$ cat flow/run.sh
#!/bin/bash
# the make line also repeats each setting of config.mk as NAME=value (left out here)
make -C /OpenROAD-flow-scripts/flow DESIGN_CONFIG=/design/flow/config.mk WORK_HOME=/design/flow/orfs CLKGATE_MAP_FILE= finish
$ cat flow/config.mk
export PLATFORM = sky130hd
export DESIGN_NAME = cu_engine
export DESIGN_NICKNAME = cu_engine
export VERILOG_FILES = /design/flow/design.v
export SDC_FILE = /design/flow/constraint.sdc
export NUM_CORES = 4
export LEC_CHECK = 0
export CAP_MARGIN = 20
export CORE_MARGIN = 2
export CORE_UTILIZATION = 72
export CTS_CLUSTER_SIZE = 41
export MAX_ROUTING_LAYER = met4
export PLACE_DENSITY = 0.66
export SLEW_MARGIN = 20
$ cat flow/constraint.sdc
create_clock -name core_clock -period 5.19 [get_ports {clk}]
set_input_delay 1.0380 -clock core_clock [delete_from_list [all_inputs] [get_ports {clk}]]
set_output_delay 1.0380 -clock core_clock [all_outputs]
set_load 0.01 [all_outputs]
$ cat flow/design.v
module pe (
    input clk, en,
    input      [7:0] a, b,
    output reg [15:0] out
);
    always @(posedge clk) begin
        if (en) begin
            out <= a*b;
        end else begin  
            out <= 0;
        end
    end
endmodule
module cu_engine (
    input  clk, nrst,
    input  [71:0] filter, 
    input  [23:0] data_in,
    input  [ 8:0] pe_en_ctrl,
    output [15:0] pe_out
);
    reg [23:0] dff [0:1];
    wire [143:0] psum;
    pe pe00 (.clk(clk), .en(pe_en_ctrl[0]), .a(data_in[ 7: 0]), .b(filter[ 7: 0]), .out(psum[15: 0]));
    pe pe10 (.clk(clk), .en(pe_en_ctrl[1]), .a(data_in[15: 8]), .b(filter[15: 8]), .out(psum[31:16]));
    pe pe20 (.clk(clk), .en(pe_en_ctrl[2]), .a(data_in[23:16]), .b(filter[23:16]), .out(psum[47:32]));
    pe pe01 (.clk(clk), .en(pe_en_ctrl[3]), .a(dff[0][ 7: 0]), .b(filter[31:24]), .out(psum[63:48]));
    pe pe11 (.clk(clk), .en(pe_en_ctrl[4]), .a(dff[0][15: 8]), .b(filter[39:32]), .out(psum[79:64]));
    pe pe21 (.clk(clk), .en(pe_en_ctrl[5]), .a(dff[0][23:16]), .b(filter[47:40]), .out(psum[95:80]));
    pe pe02 (.clk(clk), .en(pe_en_ctrl[6]), .a(dff[1][ 7: 0]), .b(filter[55:48]), .out(psum[111: 96]));
    pe pe12 (.clk(clk), .en(pe_en_ctrl[7]), .a(dff[1][15: 8]), .b(filter[63:56]), .out(psum[127:112]));
    pe pe22 (.clk(clk), .en(pe_en_ctrl[8]), .a(dff[1][23:16]), .b(filter[71:64]), .out(psum[143:128]));
    always @(posedge clk) begin
        if (!nrst) begin
            dff[0] <= 0;
            dff[1] <= 0;
        end else begin
            dff[0] <= data_in;
            dff[1] <= dff[0]; 
        end
    end
    assign pe_out = psum[15:0] + psum[31:16] + psum[47:32] + psum[63:48] + psum[79:64] + psum[95:80] + psum[111:96] + psum[127:112] + psum[143:128];
endmodule
==> GITHUB_STEP_SUMMARY, run 1 <==
### Flow metrics

| Metric | Value |
|---|---|
| Worst R2R End | `pe11.out[14]` |
| Top post-synthesis cells by count | `inv_1 (609), and2_1 (556), fa_1 (425)` |
| Most area-consuming cells after synthesis | `fa_1 (32%), ha_1 (16%), dfxtp_1 (14%)` |
| Leakage | `16.6 nW` |
| Xor/xnor cell area share of the yosys netlist | `0.0258` |
| Worst setup slack after layout | `-0.828 ns` |
| Endpoint, Worst Hold | `dff[1][7]` |
| Post-route minimum period | `6.02 ns` |
| CP max stage cell | `fa_1` |
| Vertical die dimension | `197 um` |
| Netlist area before placement | `0.0268 mm^2` |
| Peak fanout along the critical path | `2` |
| Slew at the pin closest to its max-slew limit | `0.515 ns` |
| Required time reported for the critical path endpoint | `4.15 ns` |
| Setup repair after global routing missed its margin | `true` |
| Post-route DRC | `0` |
| Via total after detailed routing | `21281` |
| Min-Delay Path Class | `register to register` |
| Horizontal die size | `197 um` |
| Routed WL per cell | `18.5 um` |
| AND-OR/OR-AND Cells, Area Fraction | `0.0764` |
| Number of nets at the end of the flow | `4104` |
| Clock network power | `0.00138 W` |
| Length of the first detailed-routing pass in iterations | `7` |
| Capturing element type of the critical path | `output pin` |
| TritonCTS clock tree | `yes` |
| Area of the placeable core | `0.0366 mm^2` |
| Post-DP Area | `0.0304 mm^2` |
| Count of final hold-check violations | `0` |
| Filler cell count | `2010` |
| Worst-case headroom to the max-slew limit | `0.656` |
| Number of buffers created by CTS | `17` |
| Ratio of final minimum period to clock period | `1.16` |
| Number of warnings in the stage logs | `30` |
| TritonCTS Sinks | `192` |
| Worst Reg-to-Reg Cells | `16` |
| Worst flop-to-flop path startpoint | `dff[0][13]` |
| Area figure in the yosys stat output | `0.0268 mm^2` |
| Power group with the highest consumption | `combinational cells` |
| Hold path depth | `1` |
| Gate Count Post-Synth | `2853` |
| Dominant register cell | `dfxtp_1` |
| Cell variety after synth | `55` |
| Clock power share | `0.068` |
| Area share of the largest cell type after synthesis | `0.317` |
| Simple-gate portion of the synthesized area | `0.189` |
| Worst Hold Launch | `dff[0][7]` |
| End point of the critical path | `pe_out[14]` |
| Dominant combinational family | `adder cells` |
| Wire length of the first global-routing pass | `113 mm` |
| Clock insertion delay at the later pin of the skew report | `0.46 ns` |
| Delay-heaviest family, CP | `adder cells` |
| Power density over the cells | `644 mW/mm^2` |
| I/O pin cnt | `123` |
| Via-per-instance ratio | `5.72` |
| Power dissipated in combinational cells | `0.0170 W` |
| Area overhead of the layout relative to synthesis | `17.3%` |
| Layout check failures | `negative setup slack` |
| Number of antenna violations at the first check in global routing | `6` |
| Combinational gate area | `0.0210 mm^2` |
| Post-synthesis area per instance | `9.40 um^2` |
| Number of buffers and inverters on the critical path | `4` |
| Worst Skew | `0.0138 ns` |
| Pin count of the biggest net entering global routing | `49` |
| Final instance area | `0.0314 mm^2` |
| Outcome | `failed layout checks` |
| Switching portion of total power | `0.481` |
| Tally of nets with antenna violations remaining after routing | `0` |
| CP most frequent cell | `fa_1` |
| Internal cell power | `0.0105 W` |
| Global placer's final weighted congestion | `1.03` |
| Detailed router's first-iteration violation count | `1273` |
| Combined global-route utilization of all metal layers | `0.383` |
| Power spent charging and discharging nets | `0.00974 W` |
| Total of flip-flops plus latches after synthesis | `192` |
| Number of global-route vias before repair | `23481` |
| CTS clk-pin slew, worst paths | `0.08 ns` |
| Starting density of the core | `0.732` |
| Detail Placement HPWL | `54.3 mm` |
| Seq. pwr | `0.00189 W` |
| Category of the worst setup path launch point | `register` |
| Maximum level of the CTS H-tree | `4` |
| Stages on worst setup path | `16` |
| # rows | `70` |
| Worst-case register-to-register setup slack | `0.60 ns` |
| Area leader, netlist | `fa_1` |
| Adder and majority gate portion of the synthesized area | `0.476` |
| Cells traversed along the worst timing path | `fa_1 -> inv_2 -> fa_1 -> fa_2 -> fa_1 -> inv_2 -> ha_4 -> fa_2 -> a211oi_2 -> o211ai_1 -> buf_4 -> a41oi_2 -> o21bai_1 -> a21oi_1 -> xnor2_1 -> buf_2` |
| Fraction of the yosys area taken by sequential cells | `0.143` |
| Total die size | `0.0388 mm^2` |
| Overall overflow remaining after global route | `0` |
| Number of port buffers | `122` |
| Crit path from | `pe11.out[1]` |
| Nets in the synthesized netlist | `3725` |
| Combinational share of power | `0.839` |
| Setup violation total in the final timing report | `12` |
| Worst Path Arrival | `4.98 ns` |
| Clk Tree Root Cell | `clkbuf_16` |
| Post-synth mux share | `0.00229` |
| Max clock buf depth | `2` |
| Maximum clock frequency | `0.166 GHz` |
| Total Wirelength | `68.8 mm` |
| Post-Place Worst Slack | `-0.795 ns` |
| Tot Pwr | `0.0203 W` |
| Count of library flops with an enable pin | `0` |
| Max-Cap Viols | `0` |
| Peak VDD IR | `1.33 mV` |
| Fraction of synthesis flops using an asynchronous set or reset pin | `0` |
| Worst path max stage delay | `0.62 ns` |
| Final-report max-slew violation count | `0` |
| Register Area | `0.00385 mm^2` |
| Leading cell type by number of instances after synthesis | `inv_1` |
| Hold_buf cts | `0` |
| Number of cells in Yosys stat | `2853` |
| Share of total power in sequential cells | `0.093` |
| Setup CP Type | `register to output pin` |
| Total number of yosys warnings | `4` |
==> layer usage <==
metal	GRT usage	share of wire	routed length [um]
met5	-	0	0
met4	0.234	0.070	4840
met3	0.0642	0.058	3970
met2	0.644	0.50	34200
met1	0.430	0.38	25900
==> layout make-up <==
| cell class | instances | area share |
|---|---|---|
| clock inverters | 12 | 0.00458 |
| well taps | 468 | 0.0186 |
| multi-input cells | 2036 | 0.668 |
| inverters | 614 | 0.0733 |
| clock buffers | 20 | 0.0145 |
| repair buffers | 371 | 0.0982 |
| flip-flops and latches | 192 | 0.122 |
| diodes | 6 | 0.000477 |
==> what timing repair did <==
item / CTS / global route
buffers inserted: 3 / 5
resized: 86 / 61
setup endpoints to repair: 17 / 28
pin swaps: 26 / 25
endpoints found under the hold margin: 0 / 0
==> per-stage QoR <==
stage | hold slack [ns] | util | setup TNS, ns | cells
6_report | 0.613 | 0.859 | -5.90 | 3719
5_1_grt | 0.642 | 0.859 | -6.64 | 3719
4_1_cts | 0.609 | 0.851 | -3.11 | 3708
3_5_place_dp | 0.607 | 0.830 | -16.25 | 3674
3_3_place_gp | 0.600 | 0.830 | -11.30 | 3674
2_1_floorplan | 0.510 | - | 0 | 2853
==> run 2, diff against run 1 <==
Settings changed: CELL_PAD_IN_SITES_DETAIL_PLACEMENT set to 0, CELL_PAD_IN_SITES_GLOBAL_PLACEMENT set to 0, CORE_ASPECT_RATIO set to 0.91, CTS_CLUSTER_SIZE 41 to 60, GPL_ROUTABILITY_DRIVEN set to 0, GPL_TIMING_DRIVEN set to 1, MIN_ROUTING_LAYER set to met1, PLACE_DENSITY 0.66 to not set, PLACE_DENSITY_LB_ADDON set to 0.0, SETUP_SLACK_MARGIN set to 0.84, TNS_END_PERCENT set to 55.
Clock period 5.19 ns to 3.37 ns, I/O delays scaled along.
==> GITHUB_STEP_SUMMARY, run 2 <==
### Flow metrics

| Metric | Value |
|---|---|
| Outcome | `did not finish` |
| Last flow stage reached | `global routing` |
| Stop err | `[ERROR GRT-0232] Routing congestion too high. Check the congestion heatmap in the GUI.` |
| Number of port buffers | `122` |
| Number of cells in Yosys stat | `2853` |
| Area of the placeable core | `0.0368 mm^2` |
| Detail Placement HPWL | `60.0 mm` |
| Number of buffers created by CTS | `17` |
| Area figure in the yosys stat output | `0.0268 mm^2` |
| Netlist area before placement | `0.0268 mm^2` |
| I/O pin cnt | `123` |
| Nets in the synthesized netlist | `3725` |
| Dominant register cell | `dfxtp_1` |
| Maximum level of the CTS H-tree | `4` |
| Simple-gate portion of the synthesized area | `0.189` |
| Gate Count Post-Synth | `2853` |
| Fraction of synthesis flops using an asynchronous set or reset pin | `0` |
| Xor/xnor cell area share of the yosys netlist | `0.0258` |
| AND-OR/OR-AND Cells, Area Fraction | `0.0764` |
| Horizontal die size | `206 um` |
| Top post-synthesis cells by count | `inv_1 (609), and2_1 (556), fa_1 (425)` |
| Vertical die dimension | `188 um` |
| Clk Tree Root Cell | `clkbuf_16` |
| Total number of yosys warnings | `4` |
| # rows | `67` |
| Post-synthesis area per instance | `9.40 um^2` |
| Combined global-route utilization of all metal layers | `0.795` |
| Area share of the largest cell type after synthesis | `0.317` |
| Cell variety after synth | `55` |
| Hold_buf cts | `0` |
| Fraction of the yosys area taken by sequential cells | `0.143` |
| TritonCTS Sinks | `192` |
| Total of flip-flops plus latches after synthesis | `192` |
| Starting density of the core | `0.729` |
| Post-synth mux share | `0.00229` |
| Max clock buf depth | `2` |
| Adder and majority gate portion of the synthesized area | `0.476` |
| Overall overflow remaining after global route | `56` |
| Leading cell type by number of instances after synthesis | `inv_1` |
| Area leader, netlist | `fa_1` |
| Post-Place Worst Slack | `-1.91 ns` |
| Most area-consuming cells after synthesis | `fa_1 (32%), ha_1 (16%), dfxtp_1 (14%)` |
| Count of library flops with an enable pin | `0` |
| Post-DP Area | `0.0325 mm^2` |
| Dominant combinational family | `adder cells` |
| Total die size | `0.0388 mm^2` |
-- run 2: metal layers --
layer / GRT overflow / GRT usage
met3: 0 / 0.646
met4: 39 / 0.815
met5: - / -
met2: 17 / 0.934
met1: 0 / 0.762
-- run 2: repair_timing --
| item | 4_1_cts |
|---|---|
| gates cloned | 0 |
| gates resized | 725 |
| endpoints found under the setup margin | 133 |
| buffers inserted | 30 |
| pin swaps | 234 |
-- run 2: stage by stage --
step / std cells / hold slack, ns
after floorplan: 2853 / 0.510
after global placement: 3892 / 0.638
after detailed placement: 3892 / 0.651
after CTS: 3954 / 0.513
==> run 3, diff against run 2 <==
Settings changed: ABC_AREA set to 1, CAP_MARGIN 20 to 0, CELL_PAD_IN_SITES_DETAIL_PLACEMENT 0 to 1, CELL_PAD_IN_SITES_GLOBAL_PLACEMENT 0 to 3, CORE_UTILIZATION 72 to 32, CTS_CLUSTER_DIAMETER set to 210, CTS_CLUSTER_SIZE 60 to not set, PLACE_DENSITY_LB_ADDON 0.0 to not set, TNS_END_PERCENT 55 to 60.
Clock period 3.37 ns to 10.6 ns, I/O delays scaled along.
==> GITHUB_STEP_SUMMARY, run 3 <==
### Flow metrics

| Metric | Value |
|---|---|
| Capturing element type of the critical path | `output pin` |
| Worst R2R End | `pe11.out[15]` |
| Xor/xnor cell area share of the yosys netlist | `0.00799` |
| Total Wirelength | `82.3 mm` |
| Power density over the cells | `275 mW/mm^2` |
| Internal cell power | `0.00405 W` |
| Endpoint, Worst Hold | `pe22.out[0]` |
| Wire length of the first global-routing pass | `136 mm` |
| Worst Path Arrival | `5.34 ns` |
| Final-report max-slew violation count | `0` |
| Post-Place Worst Slack | `3.66 ns` |
| Via-per-instance ratio | `4.43` |
| Number of buffers and inverters on the critical path | `5` |
| AND-OR/OR-AND Cells, Area Fraction | `0.0717` |
| Slew at the pin closest to its max-slew limit | `0.685 ns` |
| Gate Count Post-Synth | `3836` |
| Setup CP Type | `register to output pin` |
| Outcome | `finished clean` |
| Peak fanout along the critical path | `5` |
| Routed WL per cell | `16.5 um` |
| Required time reported for the critical path endpoint | `8.48 ns` |
| End point of the critical path | `pe_out[13]` |
| Max clock buf depth | `2` |
| Netlist area before placement | `0.0285 mm^2` |
| Most area-consuming cells after synthesis | `fa_1 (30%), inv_1 (16%), ha_1 (15%)` |
| I/O pin cnt | `123` |
| Min-Delay Path Class | `register to register` |
| Worst path max stage delay | `0.62 ns` |
| Final instance area | `0.0312 mm^2` |
| Post-route DRC | `0` |
| Count of library flops with an enable pin | `0` |
| Clock network power | `0.000695 W` |
| Crit path from | `pe00.out[10]` |
| Fraction of synthesis flops using an asynchronous set or reset pin | `0` |
| Clk Tree Root Cell | `clkbuf_16` |
| Overall overflow remaining after global route | `0` |
| Number of nets at the end of the flow | `4692` |
| Maximum clock frequency | `0.134 GHz` |
| Simple-gate portion of the synthesized area | `0.152` |
| Total of flip-flops plus latches after synthesis | `192` |
| Setup repair after global routing missed its margin | `false` |
| Final TNS setup | `0 ns` |
| Vertical die dimension | `289 um` |
| Horizontal die size | `317 um` |
| Area overhead of the layout relative to synthesis | `9.50%` |
| Combined global-route utilization of all metal layers | `0.197` |
| Leading cell type by number of instances after synthesis | `inv_1` |
| Clock power share | `0.081` |
| Cell variety after synth | `30` |
| Area share of the largest cell type after synthesis | `0.299` |
| Combinational share of power | `0.811` |
| Area figure in the yosys stat output | `0.0285 mm^2` |
| TritonCTS Sinks | `192` |
| Power group with the highest consumption | `combinational cells` |
| Nets in the synthesized netlist | `4708` |
| Share of total power in sequential cells | `0.108` |
| Number of global-route vias before repair | `25044` |
| Number of cells in Yosys stat | `3836` |
| # rows | `104` |
| Power dissipated in combinational cells | `0.00695 W` |
| Resized cells post-CTS | `0` |
| Clock insertion delay at the later pin of the skew report | `0.50 ns` |
| Layout Utilization | `0.353` |
| Number of port buffers | `122` |
| Worst-case headroom to the max-slew limit | `0.543` |
| Max-Cap Viols | `0` |
| Hold path depth | `2` |
| Worst-case register-to-register setup slack | `6.30 ns` |
| Leakage | `19.8 nW` |
| Post-CTS Setup Repair Bufs | `0` |
| Adder and majority gate portion of the synthesized area | `0.448` |
| Stages on worst setup path | `15` |
| Number of antenna violations at the first check in global routing | `1` |
| CP max stage cell | `fa_1` |
| Total die size | `0.0914 mm^2` |
| Total number of yosys warnings | `4` |
| Pin count of the biggest net entering global routing | `49` |
| Worst flop-to-flop path startpoint | `dff[0][10]` |
| Post-synth mux share | `0` |
| Post-DP Area | `0.0306 mm^2` |
| Delay-heaviest family, CP | `adder cells` |
| Maximum level of the CTS H-tree | `4` |
| Dominant register cell | `dfxtp_1` |
| Tally of nets with antenna violations remaining after routing | `0` |
| Count of final hold-check violations | `0` |
| Peak VDD IR | `0.555 mV` |
| Worst setup slack after layout | `3.14 ns` |
| Setup violation total in the final timing report | `0` |
| Number of warnings in the stage logs | `28` |
| Post-route minimum period | `7.46 ns` |
| Worst Skew | `0.0187 ns` |
| Seq. pwr | `0.000927 W` |
| Category of the worst setup path launch point | `register` |
| Cells traversed along the worst timing path | `inv_1 -> fa_1 -> inv_1 -> fa_1 -> fa_1 -> inv_1 -> fa_1 -> inv_1 -> ha_1 -> a21o_1 -> a31oi_1 -> nand3_1 -> a21oi_2 -> xor2_1 -> clkdlybuf4s50_1` |
| Area leader, netlist | `fa_1` |
| Detail Placement HPWL | `71.9 mm` |
| Number of buffers created by CTS | `17` |
| Top post-synthesis cells by count | `inv_1 (1252), nand2_1 (833), fa_1 (425)` |
| Length of the first detailed-routing pass in iterations | `4` |
| Area of the placeable core | `0.0884 mm^2` |
| Switching portion of total power | `0.528` |
| TritonCTS clock tree | `yes` |
| Hold_buf cts | `0` |
| Worst Hold Launch | `dff[1][16]` |
| Starting density of the core | `0.322` |
| Power spent charging and discharging nets | `0.00452 W` |
| Post-synthesis area per instance | `7.43 um^2` |
| Dominant combinational family | `adder cells` |
| Via total after detailed routing | `22128` |
| Fraction of the yosys area taken by sequential cells | `0.135` |
| Ratio of final minimum period to clock period | `0.704` |
| Detailed router's first-iteration violation count | `705` |
| CTS clk-pin slew, worst paths | `0.09 ns` |
| Worst Reg-to-Reg Cells | `15` |
## run 3: area by class of cell
type / instances / area [um^2]
fillers: 10952 / 57200
multi-input cells: 2234 / 19300
inverters: 1252 / 4700
flip-flops and latches: 192 / 3840
well taps: 1166 / 1460
repair buffers: 123 / 1220
clock buffers: 17 / 425
clock inverters: 15 / 194
diodes: 1 / 2.50
## run 3: metal layers
metal,track usage,vias to the layer above,share of wire
met5,-,-,0
met4,0.0349,0,0.011
met3,0.0160,38,0.014
met2,0.332,137,0.49
met1,0.261,10965,0.49
li1,-,10988,-
## run 3: stage by stage
| stage | std cells | power [W] | hold WS (ns) |
|---|---|---|---|
| floorplan | 3836 | 0.00504 | 0.576 |
| global placement | 4967 | 0.00803 | 0.618 |
| detailed placement | 4967 | 0.00808 | 0.611 |
| CTS | 4999 | 0.00883 | 0.608 |
| global route | 5000 | 0.00955 | 0.649 |
| finish | 5000 | 0.00857 | 0.612 |
==> run 4, diff against run 3 <==
Settings changed: CAP_MARGIN 0 to 20, CELL_PAD_IN_SITES_DETAIL_PLACEMENT 1 to not set, CELL_PAD_IN_SITES_GLOBAL_PLACEMENT 3 to not set, CORE_ASPECT_RATIO 0.91 to not set, CORE_UTILIZATION 32 to 72, CTS_CLUSTER_DIAMETER 210 to not set, CTS_CLUSTER_SIZE set to 10, GPL_ROUTABILITY_DRIVEN 0 to not set, GPL_TIMING_DRIVEN 1 to not set, MAX_ROUTING_LAYER met4 to not set, MIN_ROUTING_LAYER met1 to not set, PLACE_DENSITY set to 0.36, SETUP_SLACK_MARGIN 0.84 to 1.22, TNS_END_PERCENT 60 to 5.
Clock period 10.6 ns to 4.63 ns, I/O delays scaled along.
==> GITHUB_STEP_SUMMARY, run 4 <==
### Flow metrics

| Metric | Value |
|---|---|
| Post-route minimum period | `5.68 ns` |
| Routed WL per cell | `19.6 um` |
| Post-synth mux share | `0` |
| Power density over the cells | `811 mW/mm^2` |
| Area leader, netlist | `fa_1` |
| Min-Delay Path Class | `register to register` |
| Count of final hold-check violations | `0` |
| Category of the worst setup path launch point | `register` |
| Final instance area | `0.0349 mm^2` |
| Global placer's final weighted congestion | `0.918` |
| Slew at the pin closest to its max-slew limit | `1.10 ns` |
| Max-Cap Viols | `0` |
| Cell variety after synth | `30` |
| Via total after detailed routing | `26975` |
| Met1 wire length | `30.7 mm` |
| Worst flop-to-flop path startpoint | `dff[0][0]` |
| Outcome | `failed layout checks` |
| Worst-case register-to-register setup slack | `0.29 ns` |
| Gate Count Post-Synth | `3836` |
| Fraction of synthesis flops using an asynchronous set or reset pin | `0` |
| TritonCTS Sinks | `192` |
| Setup CP Type | `register to output pin` |
| Crit path from | `pe11.out[5]` |
| Setup violation total in the final timing report | `14` |
| Starting density of the core | `0.734` |
| Via-per-instance ratio | `5.76` |
| Netlist area before placement | `0.0285 mm^2` |
| Ratio of final minimum period to clock period | `1.23` |
| Max Used Layer | `met5` |
| Combinational share of power | `0.870` |
| Number of buffers and inverters on the critical path | `4` |
| Number of warnings in the stage logs | `31` |
| Number of port buffers | `122` |
| Maximum level of the CTS H-tree | `4` |
| Hold_buf cts | `0` |
| Worst R2R End | `pe01.out[14]` |
| Overall overflow remaining after global route | `0` |
| Nets in the synthesized netlist | `4708` |
| Power dissipated in combinational cells | `0.0247 W` |
| Clock network power | `0.00155 W` |
| CP most frequent cell | `fa_1` |
| Worst Skew | `0.0275 ns` |
| Total die size | `0.0412 mm^2` |
| I/O pin cnt | `123` |
| Hold path depth | `2` |
| Worst Reg-to-Reg Cells | `15` |
| Max clock buf depth | `2` |
| Worst Hold Launch | `dff[0][19]` |
| # rows | `72` |
| Peak VDD IR | `2.16 mV` |
| Wire length on met3 | `8.88 mm` |
| Number of nets at the end of the flow | `5025` |
| Total Wirelength | `91.8 mm` |
| Post-DP Area | `0.0324 mm^2` |
| Worst-case headroom to the max-slew limit | `0.269` |
| Area of the placeable core | `0.0388 mm^2` |
| Dominant combinational family | `adder cells` |
| Number of global-route vias before repair | `27190` |
| Seq. pwr | `0.00213 W` |
| Most area-consuming cells after synthesis | `fa_1 (30%), inv_1 (16%), ha_1 (15%)` |
| AND-OR/OR-AND Cells, Area Fraction | `0.0717` |
| Simple-gate portion of the synthesized area | `0.152` |
| Endpoint, Worst Hold | `dff[1][19]` |
| Pin count of the biggest net entering global routing | `49` |
| End point of the critical path | `pe_out[6]` |
| Vertical die dimension | `203 um` |
| CTS clk-pin slew, worst paths | `0.08 ns` |
| Setup repair after global routing missed its margin | `true` |
| Share of total power in sequential cells | `0.075` |
| Worst path max stage delay | `0.57 ns` |
| Number of antenna violations at the first check in global routing | `3` |
| Leading cell type by number of instances after synthesis | `inv_1` |
| Area share of the largest cell type after synthesis | `0.299` |
| TritonCTS clock tree | `yes` |
| Delay-heaviest family, CP | `adder cells` |
| Post-route DRC | `0` |
| Horizontal die size | `203 um` |
| Detailed router's first-iteration violation count | `2935` |
| Layout check failures | `negative setup slack` |
| Wire length of the first global-routing pass | `128 mm` |
| Maximum clock frequency | `0.176 GHz` |
| Top post-synthesis cells by count | `inv_1 (1252), nand2_1 (833), fa_1 (425)` |
| Number of cells in Yosys stat | `3836` |
| Tally of nets with antenna violations remaining after routing | `0` |
| Clock insertion delay at the later pin of the skew report | `0.49 ns` |
| Dominant register cell | `dfxtp_1` |
| CP max stage cell | `fa_1` |
| Total of flip-flops plus latches after synthesis | `192` |
| Capturing element type of the critical path | `output pin` |
| Final-report max-slew violation count | `0` |
| Detail Placement HPWL | `61.5 mm` |
| Number of placed instances with taps included | `4648` |
| Internal cell power | `0.0132 W` |
| Worst setup slack after layout | `-1.05 ns` |
| Final non-filler cell total | `4687` |
| Peak fanout along the critical path | `3` |
| Clk Tree Root Cell | `clkbuf_16` |
| Xor/xnor cell area share of the yosys netlist | `0.00799` |
| Switching portion of total power | `0.536` |
| Leakage | `21.9 nW` |
| Power spent charging and discharging nets | `0.0152 W` |
| Number of buffers created by CTS | `17` |
| Worst Path Arrival | `4.75 ns` |
| Area figure in the yosys stat output | `0.0285 mm^2` |
| Fraction of the yosys area taken by sequential cells | `0.135` |
| Combined global-route utilization of all metal layers | `0.391` |
| Wire length on met2 | `43.7 mm` |
| Area overhead of the layout relative to synthesis | `22.7%` |
| Length of the first detailed-routing pass in iterations | `10` |
| Adder and majority gate portion of the synthesized area | `0.448` |
| Clock power share | `0.055` |
| Required time reported for the critical path endpoint | `3.70 ns` |
| Total number of yosys warnings | `4` |
| Power group with the highest consumption | `combinational cells` |
| Stages on worst setup path | `12` |
| Post-synthesis area per instance | `7.43 um^2` |
| Cells traversed along the worst timing path | `fa_2 -> fa_1 -> fa_1 -> inv_2 -> fa_1 -> inv_2 -> ha_4 -> a21oi_1 -> nand2_2 -> buf_4 -> xor2_2 -> buf_2` |
| Count of library flops with an enable pin | `0` |
[run 4: cell type report]
type	instances	area (um^2)
Antenna cell	3	7.51
Clock buffer	17	425
Clock inverter	15	189
Fill cell	1770	3880
Inverter	1252	4700
Multi-Input combinational cell	2234	21500
Sequential cell	192	3870
Tap cell	518	648
Timing Repair Buffer	456	3620
[run 4: timing repair]
action,CTS,global route
cloned,0,0
pin swaps,28,220
setup endpoints to repair,124,124
resized,117,668
setup buffers,1,3
[run 4: metal layers]
layer	track usage	vias up
li1	-	11664
met1	0.457	12826
met3	0.0660	685
met5	0	-
met2	0.675	1794
met4	0.239	6
[run 4: per-stage QoR]
stage               total power, W   util  setup TNS, ns  hold WS [ns]  setup slack (ns)
floorplan                   0.0122      -              0         0.576             0.218
global placement            0.0202  0.836         -30.01         0.573            -0.561
global route                0.0295  0.900         -10.80         0.590             -1.02
CTS                         0.0235  0.857          -6.35         0.603            -0.579
finish                      0.0284  0.900         -10.16         0.568             -1.05
detailed placement          0.0208  0.836         -36.93         0.587            -0.646
==> run 5, diff against run 4 <==
Settings changed: ABC_AREA 1 to not set, CAP_MARGIN 20 to 0, CELL_PAD_IN_SITES_DETAIL_PLACEMENT set to 0, CELL_PAD_IN_SITES_GLOBAL_PLACEMENT set to 0, CORE_ASPECT_RATIO set to 0.91, CTS_CLUSTER_SIZE 10 to 60, GPL_ROUTABILITY_DRIVEN set to 0, GPL_TIMING_DRIVEN set to 1, MAX_ROUTING_LAYER set to met4, MIN_ROUTING_LAYER set to met1, PLACE_DENSITY 0.36 to not set, PLACE_DENSITY_LB_ADDON set to 0.0, SETUP_SLACK_MARGIN 1.22 to 1.41, TNS_END_PERCENT 5 to not set.
Clock period 4.63 ns to 5.77 ns, I/O delays scaled along.
==> GITHUB_STEP_SUMMARY, run 5 <==
### Flow metrics

| Metric | Value |
|---|---|
| Fraction of the yosys area taken by sequential cells | `0.143` |
| Dominant register cell | `dfxtp_1` |
| Horizontal die size | `206 um` |
| Setup CP Type | `register to output pin` |
| Hold path depth | `1` |
| Final TNS setup | `-0.821 ns` |
| Combinational share of power | `0.842` |
| Power group with the highest consumption | `combinational cells` |
| Total number of yosys warnings | `4` |
| Gate Count Post-Synth | `2853` |
| Cells traversed along the worst timing path | `fa_1 -> inv_1 -> fa_1 -> fa_1 -> fa_1 -> inv_1 -> ha_1 -> or2_2 -> o22a_1 -> a41oi_2 -> o21bai_2 -> a21oi_2 -> xnor2_1 -> buf_2` |
| Number of buffers and inverters on the critical path | `3` |
| Number of antenna violations at the first check in global routing | `2` |
| Delay-heaviest family, CP | `adder cells` |
| Power spent charging and discharging nets | `0.00911 W` |
| Capturing element type of the critical path | `output pin` |
| Area share of the largest cell type after synthesis | `0.317` |
| Clock insertion delay at the later pin of the skew report | `0.47 ns` |
| Crit path from | `pe00.out[9]` |
| Post-route minimum period | `5.99 ns` |
| Number of nets at the end of the flow | `3989` |
| Final non-filler cell total | `3615` |
| Category of the worst setup path launch point | `register` |
| Total die size | `0.0388 mm^2` |
| Overall overflow remaining after global route | `0` |
| Outcome | `failed layout checks` |
| Count of library flops with an enable pin | `0` |
| CP most frequent cell | `fa_1` |
| Worst path max stage delay | `0.56 ns` |
| Leading cell type by number of instances after synthesis | `inv_1` |
| Internal cell power | `0.00909 W` |
| Post-Place Worst Slack | `-0.0350 ns` |
| CP max stage cell | `fa_1` |
| Pin count of the biggest net entering global routing | `49` |
| Xor/xnor cell area share of the yosys netlist | `0.0258` |
| Combinational gate area | `0.0226 mm^2` |
| Adder and majority gate portion of the synthesized area | `0.476` |
| Setup violation total in the final timing report | `6` |
| Simple-gate portion of the synthesized area | `0.189` |
| Hold_buf cts | `0` |
| Fraction of synthesis flops using an asynchronous set or reset pin | `0` |
| # rows | `67` |
| Worst R2R End | `pe11.out[14]` |
| AND-OR/OR-AND Cells, Area Fraction | `0.0764` |
| Layout check failures | `negative setup slack` |
| Post-synth mux share | `0.00229` |
| Netlist area before placement | `0.0268 mm^2` |
| Post-route DRC | `0` |
| Clock network power | `0.00118 W` |
| Starting density of the core | `0.729` |
| Max clock buf depth | `2` |
| Total of flip-flops plus latches after synthesis | `192` |
| Leakage | `16.3 nW` |
| Total Wirelength | `71.7 mm` |
| Endpoint, Worst Hold | `pe22.out[0]` |
| Worst-case headroom to the max-slew limit | `0.666` |
| Most area-consuming cells after synthesis | `fa_1 (32%), ha_1 (16%), dfxtp_1 (14%)` |
| Power dissipated in combinational cells | `0.0153 W` |
| Number of placed instances with taps included | `3474` |
| Detail Placement HPWL | `51.2 mm` |
| Routed WL per cell | `19.8 um` |
| Count of final hold-check violations | `0` |
| Peak VDD IR | `1.46 mV` |
| Area leader, netlist | `fa_1` |
| Power density over the cells | `564 mW/mm^2` |
| Number of buffers created by CTS | `17` |
| Wire length of the first global-routing pass | `110 mm` |
| Number of port buffers | `122` |
| Worst Skew | `0.0136 ns` |
| Length of the first detailed-routing pass in iterations | `5` |
| Maximum level of the CTS H-tree | `4` |
| Register Area | `0.00385 mm^2` |
| Clk Tree Root Cell | `clkbuf_16` |
| Peak fanout along the critical path | `5` |
| Stages on worst setup path | `14` |
| Filler cell count | `1740` |
| Tally of nets with antenna violations remaining after routing | `0` |
| Number of cells in Yosys stat | `2853` |
| Share of total power in sequential cells | `0.093` |
| I/O pin cnt | `123` |
| Slew at the pin closest to its max-slew limit | `0.498 ns` |
| TritonCTS Sinks | `192` |
| Maximum clock frequency | `0.167 GHz` |
| Setup repair after global routing missed its margin | `true` |
| TritonCTS clock tree | `yes` |
| Vertical die dimension | `188 um` |
| Via-per-instance ratio | `5.88` |
| Dominant combinational family | `adder cells` |
| Clock power share | `0.065` |
| Top post-synthesis cells by count | `inv_1 (609), and2_1 (556), fa_1 (425)` |
| Seq. pwr | `0.00170 W` |
| Worst-case register-to-register setup slack | `1.31 ns` |
| Ratio of final minimum period to clock period | `1.04` |
| Switching portion of total power | `0.501` |
| Worst setup slack after layout | `-0.221 ns` |
| Area figure in the yosys stat output | `0.0268 mm^2` |
| Worst Path Arrival | `4.84 ns` |
| Area of the placeable core | `0.0368 mm^2` |
| Cell variety after synth | `55` |
| Combined global-route utilization of all metal layers | `0.371` |
| Final-report max-slew violation count | `0` |
| Max-Cap Viols | `0` |
| Number of global-route vias before repair | `22696` |
| Area overhead of the layout relative to synthesis | `20.3%` |
| Post-synthesis area per instance | `9.40 um^2` |
| Via total after detailed routing | `21254` |
| End point of the critical path | `pe_out[14]` |
| Layout Utilization | `0.877` |
| Number of warnings in the stage logs | `29` |
| Detailed router's first-iteration violation count | `1398` |
| Worst Hold Launch | `dff[1][16]` |
| Nets in the synthesized netlist | `3725` |
| Worst Reg-to-Reg Cells | `13` |
| Required time reported for the critical path endpoint | `4.62 ns` |
| Min-Delay Path Class | `register to register` |
| Worst flop-to-flop path startpoint | `dff[0][14]` |
| CTS clk-pin slew, worst paths | `0.09 ns` |
-- run 5: repair_timing --
item / in CTS / in global routing
buffers inserted: 63 / 44
endpoints found under the setup margin: 96 / 79
resized: 665 / 251
pin swaps: 192 / 148
cloned: 0 / 0
-- run 5: layout make-up --
| class | instances | area share |
|---|---|---|
| inverter | 614 | 0.0714 |
| timing repair buffer | 256 | 0.0737 |
| sequential | 192 | 0.119 |
| clock inverter | 14 | 0.00442 |
| clock buffer | 18 | 0.0133 |
| tap | 483 | 0.0187 |
| multi-input combinational | 2036 | 0.699 |
| antenna | 2 | 0.000155 |
-- run 5: per-layer routing --
layer	share of wire	track usage	vias to the layer above
met4	0.059	0.182	0
li1	-	-	9374
met5	0	-	-
met1	0.37	0.439	10708
met3	0.063	0.0561	293
met2	0.51	0.618	879
-- run 5: per-stage QoR --
stage	total power [W]	hold WS [ns]	instance area, um^2
after CTS	0.0158	0.613	31000
after global placement	0.0135	0.590	29400
after global routing	0.0192	0.645	32300
final	0.0182	0.617	32300
after floorplan	0.00947	0.510	27400
after detailed placement	0.0139	0.597	29400
==> run 6, diff against run 5 <==
Settings changed: CAP_MARGIN 0 to 20, CELL_PAD_IN_SITES_DETAIL_PLACEMENT 0 to not set, CELL_PAD_IN_SITES_GLOBAL_PLACEMENT 0 to not set, CORE_ASPECT_RATIO 0.91 to not set, CTS_CLUSTER_SIZE 60 to 50, GPL_ROUTABILITY_DRIVEN 0 to not set, GPL_TIMING_DRIVEN 1 to not set, MIN_ROUTING_LAYER met1 to not set, SETUP_SLACK_MARGIN 1.41 to 1.79.
Clock period 5.77 ns to 6.24 ns, I/O delays scaled along.
==> GITHUB_STEP_SUMMARY, run 6 <==
### Flow metrics

| Metric | Value |
|---|---|
| Outcome | `finished clean` |
| TritonCTS clock tree | `yes` |
| Number of buffers and inverters on the critical path | `3` |
| Delay-heaviest family, CP | `adder cells` |
| Pin count of the biggest net entering global routing | `49` |
| Overall overflow remaining after global route | `0` |
| Worst Skew | `0.0109 ns` |
| Endpoint, Worst Hold | `dff[1][17]` |
| Area leader, netlist | `fa_1` |
| Via-per-instance ratio | `5.76` |
| Min-Delay Path Class | `register to register` |
| Peak VDD IR | `1.50 mV` |
| Worst setup slack after layout | `0.109 ns` |
| Ratio of final minimum period to clock period | `0.982` |
| Final-report max-slew violation count | `0` |
| CP most frequent cell | `fa_1` |
| # rows | `70` |
| Detailed router's first-iteration violation count | `1013` |
| Count of library flops with an enable pin | `0` |
| Switching portion of total power | `0.488` |
| Dominant register cell | `dfxtp_1` |
| Post-synthesis area per instance | `9.40 um^2` |
| Number of placed instances with taps included | `3434` |
| Number of global-route vias before repair | `22474` |
| Simple-gate portion of the synthesized area | `0.189` |
| Max-Cap Viols | `0` |
| Via total after detailed routing | `20627` |
| Seq. pwr | `0.00156 W` |
| Number of buffers created by CTS | `17` |
| Tally of nets with antenna violations remaining after routing | `0` |
| Wire length of the first global-routing pass | `109 mm` |
| Internal cell power | `0.00794 W` |
| CP max stage cell | `fa_1` |
| Post-route minimum period | `6.13 ns` |
| Worst-case headroom to the max-slew limit | `0.636` |
| Worst flop-to-flop path startpoint | `dff[0][22]` |
| Area share of the largest cell type after synthesis | `0.317` |
| Number of nets at the end of the flow | `3966` |
| Stages on worst setup path | `15` |
| Clock insertion delay at the later pin of the skew report | `0.46 ns` |
| Maximum clock frequency | `0.163 GHz` |
| Clock network power | `0.00121 W` |
| Routed WL per cell | `18.8 um` |
| Most area-consuming cells after synthesis | `fa_1 (32%), ha_1 (16%), dfxtp_1 (14%)` |
| Combinational share of power | `0.821` |
| Adder and majority gate portion of the synthesized area | `0.476` |
| Global placer's final weighted congestion | `0.982` |
| Setup violation total in the final timing report | `0` |
| Starting density of the core | `0.732` |
| Area figure in the yosys stat output | `0.0268 mm^2` |
| Total die size | `0.0388 mm^2` |
| Setup CP Type | `register to output pin` |
| Peak fanout along the critical path | `2` |
| Combined global-route utilization of all metal layers | `0.366` |
| Worst Path Arrival | `4.88 ns` |
| Leakage | `16.2 nW` |
| Total number of yosys warnings | `4` |
| Worst R2R End | `pe21.out[14]` |
| Slew at the pin closest to its max-slew limit | `0.545 ns` |
| Tot Pwr | `0.0155 W` |
| Capturing element type of the critical path | `output pin` |
| Length of the first detailed-routing pass in iterations | `9` |
| Post-route DRC | `0` |
| Setup repair after global routing missed its margin | `true` |
| Worst Hold Launch | `dff[0][17]` |
| Max clock buf depth | `2` |
| Leading cell type by number of instances after synthesis | `inv_1` |
| Final non-filler cell total | `3579` |
| Total Wirelength | `67.2 mm` |
| End point of the critical path | `pe_out[14]` |
| Post-synth mux share | `0.00229` |
| CTS clk-pin slew, worst paths | `0.08 ns` |
| Power density over the cells | `489 mW/mm^2` |
| Clock power share | `0.078` |
| Netlist area before placement | `0.0268 mm^2` |
| TritonCTS Sinks | `192` |
| Category of the worst setup path launch point | `register` |
| Number of antenna violations at the first check in global routing | `4` |
| Vertical die dimension | `197 um` |
| Worst Reg-to-Reg Cells | `13` |
| Maximum level of the CTS H-tree | `4` |
| Worst-case register-to-register setup slack | `1.74 ns` |
| Count of final hold-check violations | `0` |
| Post-Place Worst Slack | `0.284 ns` |
| Share of total power in sequential cells | `0.101` |
| Top post-synthesis cells by count | `inv_1 (609), and2_1 (556), fa_1 (425)` |
| Area of the placeable core | `0.0366 mm^2` |
| Cells traversed along the worst timing path | `fa_1 -> fa_1 -> inv_1 -> fa_1 -> fa_1 -> inv_2 -> ha_4 -> fa_2 -> a211oi_2 -> o211ai_1 -> a41oi_2 -> o21bai_1 -> a21oi_1 -> xnor2_1 -> buf_2` |
| Area overhead of the layout relative to synthesis | `18.2%` |
| Power group with the highest consumption | `combinational cells` |
| Detail Placement HPWL | `50.9 mm` |
| I/O pin cnt | `123` |
| Hold slack | `0.636 ns` |
| Fraction of the yosys area taken by sequential cells | `0.143` |
| AND-OR/OR-AND Cells, Area Fraction | `0.0764` |
| Number of cells in Yosys stat | `2853` |
| Hold_buf cts | `0` |
| Fraction of synthesis flops using an asynchronous set or reset pin | `0` |
| Layout Utilization | `0.866` |
| Crit path from | `pe22.out[1]` |
| Number of port buffers | `122` |
| Power dissipated in combinational cells | `0.0127 W` |
| Total of flip-flops plus latches after synthesis | `192` |
| Power spent charging and discharging nets | `0.00755 W` |
| Number of warnings in the stage logs | `29` |
| Cell variety after synth | `55` |
| Clk Tree Root Cell | `clkbuf_16` |
| Required time reported for the critical path endpoint | `4.99 ns` |
| Nets in the synthesized netlist | `3725` |
| Dominant combinational family | `adder cells` |
| Hold path depth | `1` |
| Gate Count Post-Synth | `2853` |
| Xor/xnor cell area share of the yosys netlist | `0.0258` |
| Horizontal die size | `197 um` |
| Worst path max stage delay | `0.55 ns` |
==> run 6: area by class of cell <==
class	count	area, um^2
multi-input cells	2036	22200
fillers	1952	4920
repair buffers	233	2130
inverters	614	2300
flip-flops and latches	192	3850
clock buffers	17	425
clock inverters	15	225
well taps	468	586
diodes	4	10.0
==> run 6: metrics by stage <==
step	setup TNS [ns]	instance area, um^2
after global placement	0	29200
after CTS	0	30700
final	0	31700
after floorplan	0	27400
after global routing	-0.0881	31700
after detailed placement	0	29200
==> run 6: per-layer routing <==
metal,part of all wire,vias to the layer above,track usage
met4,0.052,0,0.162
met2,0.51,686,0.625
met5,0,-,-
met1,0.39,10370,0.444
met3,0.051,232,0.0363
li1,-,9339,-
==> run 6: repair_timing <==
item | in CTS | in global routing
buffers inserted | 65 | 44
endpoints found under the setup margin | 97 | 81
pin swaps | 144 | 130
cloned | 0 | 0
gates resized | 635 | 219
==> run 7, diff against run 6 <==
Settings changed: CAP_MARGIN 20 to 15, CELL_PAD_IN_SITES_DETAIL_PLACEMENT set to 0, CELL_PAD_IN_SITES_GLOBAL_PLACEMENT set to 0, CORE_ASPECT_RATIO set to 0.91, CORE_UTILIZATION 72 to 66, CTS_CLUSTER_SIZE 50 to 49, GPL_ROUTABILITY_DRIVEN set to 0, GPL_TIMING_DRIVEN set to 1, MAX_ROUTING_LAYER met4 to met5, MIN_ROUTING_LAYER set to met1, PLACE_DENSITY_LB_ADDON 0.0 to not set, SETUP_SLACK_MARGIN 1.79 to not set, TNS_END_PERCENT set to 5.
Clock period 6.24 ns to 2.13 ns, I/O delays scaled along.
==> GITHUB_STEP_SUMMARY, run 7 <==
### Flow metrics

| Metric | Value |
|---|---|
| Final-report max-slew violation count | `0` |
| Count of final hold-check violations | `0` |
| Via-per-instance ratio | `5.39` |
| TritonCTS Sinks | `192` |
| Post-DP Area | `0.0322 mm^2` |
| CP most frequent cell | `fa_1` |
| Post-synth mux share | `0.00229` |
| Worst R2R End | `pe21.out[14]` |
| Peak VDD IR | `3.26 mV` |
| Cells traversed along the worst timing path | `fa_1 -> fa_1 -> fa_1 -> inv_1 -> fa_1 -> inv_2 -> ha_4 -> fa_2 -> a211oi_2 -> o211ai_1 -> a41oi_2 -> o21bai_1 -> a21oi_1 -> xnor2_1 -> buf_2` |
| Power group with the highest consumption | `combinational cells` |
| Total Wirelength | `68.1 mm` |
| Number of global-route vias before repair | `23560` |
| Wire length of the first global-routing pass | `113 mm` |
| Max clock buf depth | `2` |
| Tally of nets with antenna violations remaining after routing | `0` |
| Clock network power | `0.00342 W` |
| Number of cells in Yosys stat | `2853` |
| Required time reported for the critical path endpoint | `1.70 ns` |
| Total die size | `0.0423 mm^2` |
| Adder and majority gate portion of the synthesized area | `0.476` |
| Overall overflow remaining after global route | `0` |
| Post-synthesis area per instance | `9.40 um^2` |
| AND-OR/OR-AND Cells, Area Fraction | `0.0764` |
| Outcome | `failed layout checks` |
| Vertical die dimension | `196 um` |
| Area figure in the yosys stat output | `0.0268 mm^2` |
| Min-Delay Path Class | `primary input to register` |
| Worst-case headroom to the max-slew limit | `0.674` |
| Clk Tree Root Cell | `clkbuf_16` |
| Number of antenna violations at the first check in global routing | `5` |
| Number of buffers created by CTS | `17` |
| Post-Place Worst Slack | `-2.98 ns` |
| Final TNS setup | `-210.03 ns` |
| Delay-heaviest family, CP | `adder cells` |
| Total number of yosys warnings | `4` |
| Via total after detailed routing | `21545` |
| Cell variety after synth | `55` |
| Number of placed instances with taps included | `3959` |
| Xor/xnor cell area share of the yosys netlist | `0.0258` |
| Worst Path Arrival | `4.71 ns` |
| I/O pin cnt | `123` |
| Clock power share | `0.070` |
| Capturing element type of the critical path | `output pin` |
| Dominant combinational family | `adder cells` |
| Count of library flops with an enable pin | `0` |
| Area of the placeable core | `0.0401 mm^2` |
| Worst path max stage delay | `0.57 ns` |
| Dominant register cell | `dfxtp_1` |
| Worst Hold Launch | `data_in[19]` |
| Simple-gate portion of the synthesized area | `0.189` |
| Combinational share of power | `0.838` |
| Area overhead of the layout relative to synthesis | `26.8%` |
| Crit path from | `pe02.out[2]` |
| Combined global-route utilization of all metal layers | `0.335` |
| Worst Reg-to-Reg Cells | `13` |
| Ratio of final minimum period to clock period | `2.41` |
| Seq. pwr | `0.00452 W` |
| Max-Cap Viols | `0` |
| Category of the worst setup path launch point | `register` |
| Gate Count Post-Synth | `2853` |
| Final instance area | `0.0340 mm^2` |
| Worst flop-to-flop path startpoint | `dff[0][21]` |
| Share of total power in sequential cells | `0.092` |
| Routed WL per cell | `17.0 um` |
| Post-route DRC | `0` |
| Hold_buf cts | `0` |
| Setup CP Type | `register to output pin` |
| Peak fanout along the critical path | `2` |
| CTS clk-pin slew, worst paths | `0.07 ns` |
| Leading cell type by number of instances after synthesis | `inv_1` |
| TritonCTS clock tree | `yes` |
| Fraction of synthesis flops using an asynchronous set or reset pin | `0` |
| Post-route minimum period | `5.13 ns` |
| Total of flip-flops plus latches after synthesis | `192` |
| Number of port buffers | `122` |
| Nets in the synthesized netlist | `3725` |
| Detail Placement HPWL | `56.2 mm` |
| Endpoint, Worst Hold | `dff[0][19]` |
| Pin count of the biggest net entering global routing | `49` |
| Maximum clock frequency | `0.195 GHz` |
| Stages on worst setup path | `15` |
| Internal cell power | `0.0262 W` |
| Setup repair after global routing missed its margin | `true` |
| # rows | `70` |
| Worst Skew | `0.0124 ns` |
| Power density over the cells | `1440 mW/mm^2` |
| Number of warnings in the stage logs | `31` |
| Fraction of the yosys area taken by sequential cells | `0.143` |
| Area share of the largest cell type after synthesis | `0.317` |
| Power dissipated in combinational cells | `0.0409 W` |
| Layout check failures | `negative setup slack` |
| Starting density of the core | `0.668` |
| Number of nets at the end of the flow | `4314` |
| Switching portion of total power | `0.464` |
| Slew at the pin closest to its max-slew limit | `0.483 ns` |
| Horizontal die size | `215 um` |
| Maximum level of the CTS H-tree | `4` |
| Detailed router's first-iteration violation count | `948` |
| Worst-case register-to-register setup slack | `-2.13 ns` |
| Worst setup slack after layout | `-3.00 ns` |
| Length of the first detailed-routing pass in iterations | `7` |
| Hold path depth | `3` |
| End point of the critical path | `pe_out[14]` |
| Final non-filler cell total | `3998` |
| Most area-consuming cells after synthesis | `fa_1 (32%), ha_1 (16%), dfxtp_1 (14%)` |
| Area leader, netlist | `fa_1` |
| Netlist area before placement | `0.0268 mm^2` |
| Power spent charging and discharging nets | `0.0227 W` |
| Top post-synthesis cells by count | `inv_1 (609), and2_1 (556), fa_1 (425)` |
| Leakage | `17.9 nW` |
| Clock insertion delay at the later pin of the skew report | `0.46 ns` |
| Number of buffers and inverters on the critical path | `3` |
| CP max stage cell | `fa_1` |
| Setup violation total in the final timing report | `132` |
[run 7: final cells by class]
type / count / area (um^2)
inverter: 614 / 2300
timing repair buffer: 581 / 4610
clock inverter: 15 / 196
clock buffer: 17 / 425
antenna: 3 / 7.51
multi-input combinational: 2036 / 21900
sequential: 192 / 3920
tap: 540 / 676
fill: 2382 / 6120
[run 7: repair_timing]
item                                   4_1_cts  5_1_grt
pin swaps                                   65       39
resized                                    346      157
buffers inserted                             2        3
cloned                                       0        0
endpoints found under the hold margin        0        0
setup endpoints to repair                  133      133
[run 7: per-stage QoR]
| stage | total power [W] | hold slack, ns | util |
|---|---|---|---|
| after floorplan | 0.0233 | 0.510 | - |
| after global placement | 0.0368 | 0.643 | 0.803 |
| after detailed placement | 0.0383 | 0.643 | 0.803 |
| after CTS | 0.0457 | 0.371 | 0.836 |
| after global routing | 0.0519 | 0.351 | 0.847 |
| final | 0.0489 | 0.347 | 0.848 |
[run 7: metal layers]
metal	part of all wire	up-vias	global-route usage	wire, um
li1	-	10025	-	-
met1	0.39	10845	0.408	26800
met2	0.52	510	0.604	35200
met3	0.049	161	0.0443	3350
met4	0.040	4	0.131	2720
met5	0.00035	-	0	24
==> run 8, diff against run 7 <==
Settings changed: CAP_MARGIN 15 to 20, CELL_PAD_IN_SITES_DETAIL_PLACEMENT 0 to not set, CELL_PAD_IN_SITES_GLOBAL_PLACEMENT 0 to not set, CORE_ASPECT_RATIO 0.91 to 1.56, CORE_UTILIZATION 66 to 22, CTS_CLUSTER_SIZE 49 to 35, GPL_ROUTABILITY_DRIVEN 0 to not set, GPL_TIMING_DRIVEN 1 to not set, MAX_ROUTING_LAYER met5 to not set, PLACE_DENSITY_LB_ADDON set to 0.07, SETUP_SLACK_MARGIN set to 0.36, SLEW_MARGIN 20 to 0, TNS_END_PERCENT 5 to 65.
Clock period 2.13 ns to 8.31 ns, I/O delays scaled along.
==> GITHUB_STEP_SUMMARY, run 8 <==
### Flow metrics

| Metric | Value |
|---|---|
| Outcome | `finished clean` |
| Total die size | `0.125 mm^2` |
| Power density over the cells | `351 mW/mm^2` |
| Maximum clock frequency | `0.133 GHz` |
| Min-Delay Path Class | `register to register` |
| Detailed router's first-iteration violation count | `463` |
| Share of total power in sequential cells | `0.110` |
| Cell variety after synth | `55` |
| End point of the critical path | `pe_out[14]` |
| Area of the placeable core | `0.121 mm^2` |
| CP max stage cell | `clkdlybuf4s50_1` |
| Post-synth mux share | `0.00229` |
| Dominant register cell | `dfxtp_1` |
| Number of buffers created by CTS | `17` |
| Area share of the largest cell type after synthesis | `0.317` |
| Overall overflow remaining after global route | `0` |
| Number of warnings in the stage logs | `26` |
| Dominant combinational family | `adder cells` |
| Number of global-route vias before repair | `21974` |
| Tally of nets with antenna violations remaining after routing | `0` |
| Most area-consuming cells after synthesis | `fa_1 (32%), ha_1 (16%), dfxtp_1 (14%)` |
| Via total after detailed routing | `18965` |
| Wire length on met2 | `46.6 mm` |
| Combinational share of power | `0.806` |
| Delay-heaviest family, CP | `adder cells` |
| Post-CTS Setup Repair Bufs | `0` |
| Detail Placement HPWL | `70.6 mm` |
| Required time reported for the critical path endpoint | `6.65 ns` |
| Post-DP Area | `0.0300 mm^2` |
| Worst R2R End | `pe11.out[14]` |
| Top post-synthesis cells by count | `inv_1 (609), and2_1 (556), fa_1 (425)` |
| Setup repair after global routing missed its margin | `false` |
| Post-route DRC | `0` |
| Worst flop-to-flop path startpoint | `dff[0][13]` |
| Starting density of the core | `0.221` |
| Area figure in the yosys stat output | `0.0268 mm^2` |
| Count of library flops with an enable pin | `0` |
| Peak VDD IR | `1.44 mV` |
| Worst Reg-to-Reg Cells | `15` |
| Resized cells post-CTS | `0` |
| # rows | `160` |
| AND-OR/OR-AND Cells, Area Fraction | `0.0764` |
| Endpoint, Worst Hold | `dff[1][15]` |
| Worst path max stage delay | `0.65 ns` |
| Via-per-instance ratio | `4.11` |
| Internal cell power | `0.00526 W` |
| Wire length of the first global-routing pass | `130 mm` |
| Nets in the synthesized netlist | `3725` |
| Number of buffers and inverters on the critical path | `5` |
| Worst-case register-to-register setup slack | `3.59 ns` |
| Number of cells in Yosys stat | `2853` |
| Worst Skew | `0.0224 ns` |
| CTS clk-pin slew, worst paths | `0.10 ns` |
| Maximum level of the CTS H-tree | `4` |
| Clk Tree Root Cell | `clkbuf_16` |
| Length of the first detailed-routing pass in iterations | `4` |
| Netlist area before placement | `0.0268 mm^2` |
| Global placer's final weighted congestion | `0.770` |
| I/O pin cnt | `123` |
| CP most frequent cell | `fa_1` |
| Hold path depth | `1` |
| Leakage | `15.2 nW` |
| Fraction of the yosys area taken by sequential cells | `0.143` |
| Leading cell type by number of instances after synthesis | `inv_1` |
| Worst Path Arrival | `5.87 ns` |
| Final-report max-slew violation count | `0` |
| Post-synthesis area per instance | `9.40 um^2` |
| Final TNS setup | `0 ns` |
| Hold slack | `0.614 ns` |
| Peak fanout along the critical path | `3` |
| Worst-case headroom to the max-slew limit | `0.383` |
| Capturing element type of the critical path | `output pin` |
| Crit path from | `pe00.out[2]` |
| Post-route minimum period | `7.53 ns` |
| Vertical die dimension | `440 um` |
| Total number of yosys warnings | `4` |
| Worst Hold Launch | `dff[0][15]` |
| Setup violation total in the final timing report | `0` |
| Simple-gate portion of the synthesized area | `0.189` |
| Fraction of synthesis flops using an asynchronous set or reset pin | `0` |
| Number of nets at the end of the flow | `3856` |
| Max-Cap Viols | `0` |
| Routed WL per cell | `17.6 um` |
| Clock insertion delay at the later pin of the skew report | `0.51 ns` |
| Cells traversed along the worst timing path | `inv_1 -> fa_1 -> inv_1 -> fa_1 -> fa_1 -> inv_1 -> fa_1 -> inv_1 -> ha_1 -> fa_1 -> a211oi_1 -> o211ai_1 -> a41oi_1 -> o21bai_1 -> a21oi_1 -> xnor2_1 -> clkdlybuf4s50_1` |
| Switching portion of total power | `0.511` |
| Seq. pwr | `0.00118 W` |
| Category of the worst setup path launch point | `register` |
| Horizontal die size | `284 um` |
| Gate Count Post-Synth | `2853` |
| Power dissipated in combinational cells | `0.00867 W` |
| Clock network power | `0.000905 W` |
| Power spent charging and discharging nets | `0.00549 W` |
| TritonCTS clock tree | `yes` |
| Met1 wire length | `32.3 mm` |
| Wire length on met3 | `980 um` |
| Adder and majority gate portion of the synthesized area | `0.476` |
| Max clock buf depth | `2` |
| Number of port buffers | `122` |
| Total of flip-flops plus latches after synthesis | `192` |
| Setup CP Type | `register to output pin` |
| Count of final hold-check violations | `0` |
| Final instance area | `0.0306 mm^2` |
| Pin count of the biggest net entering global routing | `49` |
| Max Used Layer | `met4` |
| Filler cell count | `13256` |
| Final non-filler cell total | `4618` |
| Number of placed instances with taps included | `4585` |
| Hold_buf cts | `0` |
| Area overhead of the layout relative to synthesis | `14.3%` |
| Power group with the highest consumption | `combinational cells` |
| Ratio of final minimum period to clock period | `0.906` |
| Stages on worst setup path | `17` |
| Xor/xnor cell area share of the yosys netlist | `0.0258` |
| TritonCTS Sinks | `192` |
| Total Wirelength | `81.4 mm` |
| Number of antenna violations at the first check in global routing | `1` |
| Combined global-route utilization of all metal layers | `0.137` |
| Area leader, netlist | `fa_1` |
| Slew at the pin closest to its max-slew limit | `0.902 ns` |
| Clock power share | `0.084` |
[run 8: layout make-up]
cell class	instances	area, um^2	area share
tap	1620	2030	0.0662
clock buffer	17	425	0.0139
timing repair buffer	123	1220	0.0399
inverter	614	2300	0.0752
sequential	192	3840	0.125
antenna	1	2.50	0.0000817
clock inverter	15	190	0.00621
multi-input combinational	2036	20600	0.673
[run 8: per-stage QoR]
step	worst slack, ns	power [W]	utilization
6_report	0.780	0.0108	0.253
5_1_grt	0.475	0.0119	0.253
2_1_floorplan	2.47	0.00608	-
3_5_place_dp	1.35	0.0102	0.247
4_1_cts	0.712	0.0112	0.253
3_3_place_gp	1.28	0.0102	0.247
[run 8: routing by layer]
metal	GRT usage	vias to the layer above
li1	-	9113
met1	0.151	9637
met2	0.278	164
met3	0.0125	51
met4	0.0346	0
met5	0	-
==> run 9, diff against run 8 <==
Settings changed: CORE_ASPECT_RATIO 1.56 to not set, CORE_UTILIZATION 22 to 64, CTS_CLUSTER_SIZE 35 to not set, MIN_ROUTING_LAYER met1 to not set, PLACE_DENSITY set to 0.37, PLACE_DENSITY_LB_ADDON 0.07 to not set, SETUP_SLACK_MARGIN 0.36 to not set, SLEW_MARGIN 0 to 20, TNS_END_PERCENT 65 to not set.
Clock period 8.31 ns to 5.02 ns, I/O delays scaled along.
==> GITHUB_STEP_SUMMARY, run 9 <==
### Flow metrics

| Metric | Value |
|---|---|
| Setup repair after global routing missed its margin | `true` |
| Category of the worst setup path launch point | `register` |
| Worst Skew | `0.00952 ns` |
| Power density over the cells | `618 mW/mm^2` |
| Detailed router's first-iteration violation count | `841` |
| CTS clk-pin slew, worst paths | `0.07 ns` |
| Post-synth mux share | `0.00229` |
| Count of library flops with an enable pin | `0` |
| CP max stage cell | `fa_1` |
| Leakage | `16.9 nW` |
| Wire length of the first global-routing pass | `106 mm` |
| Setup violation total in the final timing report | `11` |
| Worst-case headroom to the max-slew limit | `0.629` |
| Maximum level of the CTS H-tree | `4` |
| Worst flop-to-flop path startpoint | `dff[0][21]` |
| Ratio of final minimum period to clock period | `1.14` |
| Worst setup slack after layout | `-0.707 ns` |
| Cell variety after synth | `55` |
| Tally of nets with antenna violations remaining after routing | `0` |
| Power spent charging and discharging nets | `0.00914 W` |
| Vertical die dimension | `209 um` |
| Number of nets at the end of the flow | `4155` |
| Power group with the highest consumption | `combinational cells` |
| TritonCTS clock tree | `yes` |
| Total number of yosys warnings | `4` |
| Clk Tree Root Cell | `clkbuf_16` |
| Worst R2R End | `pe21.out[14]` |
| Top post-synthesis cells by count | `inv_1 (609), and2_1 (556), fa_1 (425)` |
| Worst Path Arrival | `4.72 ns` |
| Post-Place Worst Slack | `-0.806 ns` |
| Internal cell power | `0.0106 W` |
| End point of the critical path | `pe_out[11]` |
| Share of total power in sequential cells | `0.098` |
| Peak fanout along the critical path | `3` |
| Setup CP Type | `register to output pin` |
| Max clock buf depth | `2` |
| Netlist area before placement | `0.0268 mm^2` |
| Number of port buffers | `122` |
| Crit path from | `pe00.out[2]` |
| Number of cells in Yosys stat | `2853` |
| Clock network power | `0.00131 W` |
| Most area-consuming cells after synthesis | `fa_1 (32%), ha_1 (16%), dfxtp_1 (14%)` |
| Clock insertion delay at the later pin of the skew report | `0.48 ns` |
| Area of the placeable core | `0.0411 mm^2` |
| Pin count of the biggest net entering global routing | `49` |
| Adder and majority gate portion of the synthesized area | `0.476` |
| Required time reported for the critical path endpoint | `4.02 ns` |
| Capturing element type of the critical path | `output pin` |
| Gate Count Post-Synth | `2853` |
| Outcome | `failed layout checks` |
| Total die size | `0.0435 mm^2` |
| Combined global-route utilization of all metal layers | `0.307` |
| Starting density of the core | `0.652` |
| Dominant register cell | `dfxtp_1` |
| Simple-gate portion of the synthesized area | `0.189` |
| Length of the first detailed-routing pass in iterations | `5` |
| Worst-case register-to-register setup slack | `0.55 ns` |
| Global placer's final weighted congestion | `0.978` |
| Area overhead of the layout relative to synthesis | `19.1%` |
| Xor/xnor cell area share of the yosys netlist | `0.0258` |
| Layout Utilization | `0.777` |
| Nets in the synthesized netlist | `3725` |
| Min-Delay Path Class | `register to register` |
| Number of buffers and inverters on the critical path | `8` |
| Horizontal die size | `209 um` |
| Overall overflow remaining after global route | `0` |
| Number of buffers created by CTS | `17` |
| Final-report max-slew violation count | `0` |
| Seq. pwr | `0.00194 W` |
| Slew at the pin closest to its max-slew limit | `0.552 ns` |
| Final instance area | `0.0319 mm^2` |
| I/O pin cnt | `123` |
| Max-Cap Viols | `0` |
| Clock power share | `0.067` |
| Via total after detailed routing | `20416` |
| Via-per-instance ratio | `5.33` |
| Number of global-route vias before repair | `22397` |
| Leading cell type by number of instances after synthesis | `inv_1` |
| Post-synthesis area per instance | `9.40 um^2` |
| Worst Hold Launch | `dff[0][16]` |
| Post-DP Area | `0.0309 mm^2` |
| TritonCTS Sinks | `192` |
| Hold path depth | `1` |
| Dominant combinational family | `adder cells` |
| Power dissipated in combinational cells | `0.0165 W` |
| Routed WL per cell | `16.3 um` |
| Hold slack | `0.619 ns` |
| Cells traversed along the worst timing path | `inv_2 -> fa_1 -> inv_2 -> fa_2 -> fa_1 -> inv_1 -> fa_1 -> inv_2 -> ha_4 -> buf_4 -> buf_6 -> buf_6 -> a211oi_4 -> o21ai_2 -> o221a_4 -> o21a_1 -> nor2_1 -> xnor2_1 -> buf_2` |
| Worst path max stage delay | `0.55 ns` |
| Tot Pwr | `0.0197 W` |
| Detail Placement HPWL | `53.1 mm` |
| Maximum clock frequency | `0.175 GHz` |
| Total of flip-flops plus latches after synthesis | `192` |
| Area leader, netlist | `fa_1` |
| Number of antenna violations at the first check in global routing | `4` |
| Peak VDD IR | `1.87 mV` |
| Post-route DRC | `0` |
| # rows | `74` |
| Switching portion of total power | `0.463` |
| Endpoint, Worst Hold | `dff[1][16]` |
| Combinational share of power | `0.835` |
| Worst Reg-to-Reg Cells | `13` |
| Number of warnings in the stage logs | `30` |
| AND-OR/OR-AND Cells, Area Fraction | `0.0764` |
| Area share of the largest cell type after synthesis | `0.317` |
| Count of final hold-check violations | `0` |
| Layout check failures | `negative setup slack` |
| Area figure in the yosys stat output | `0.0268 mm^2` |
| Total Wirelength | `62.5 mm` |
| Delay-heaviest family, CP | `adder cells` |
| Fraction of synthesis flops using an asynchronous set or reset pin | `0` |
| Fraction of the yosys area taken by sequential cells | `0.143` |
| Stages on worst setup path | `19` |
| Hold_buf cts | `0` |
| Post-route minimum period | `5.73 ns` |
==> run 9: final cells by class <==
| cell class | count | area [um^2] |
|---|---|---|
| multi-input cells | 2036 | 21100 |
| fillers | 2994 | 9170 |
| flip-flops and latches | 192 | 3850 |
| repair buffers | 422 | 3500 |
| inverters | 614 | 2300 |
| well taps | 532 | 666 |
| clock buffers | 18 | 439 |
| clock inverters | 14 | 120 |
| diodes | 1 | 2.50 |
==> run 9: through the flow <==
step | TNS, ns | instances
global route | -6.50 | 3829
finish | -4.86 | 3829
global placement | -21.24 | 3790
detailed placement | -25.01 | 3790
floorplan | 0 | 2853
CTS | -5.17 | 3824
==> run 9: metal layers <==
layer | track usage | wire (um) | up-vias
li1 | - | - | 9715
met4 | 0.129 | 2440 | 4
met5 | 0 | 26 | -
met2 | 0.535 | 31700 | 365
met1 | 0.374 | 25500 | 10222
met3 | 0.0577 | 2750 | 110
==> run 9: timing repair <==
| item | in CTS | in global routing |
|---|---|---|
| pin swaps | 25 | 31 |
| endpoints found under the setup margin | 18 | 43 |
| resized | 82 | 87 |
| buffers inserted | 2 | 4 |
No activity file was given, so power comes from the tool's default toggle rates.
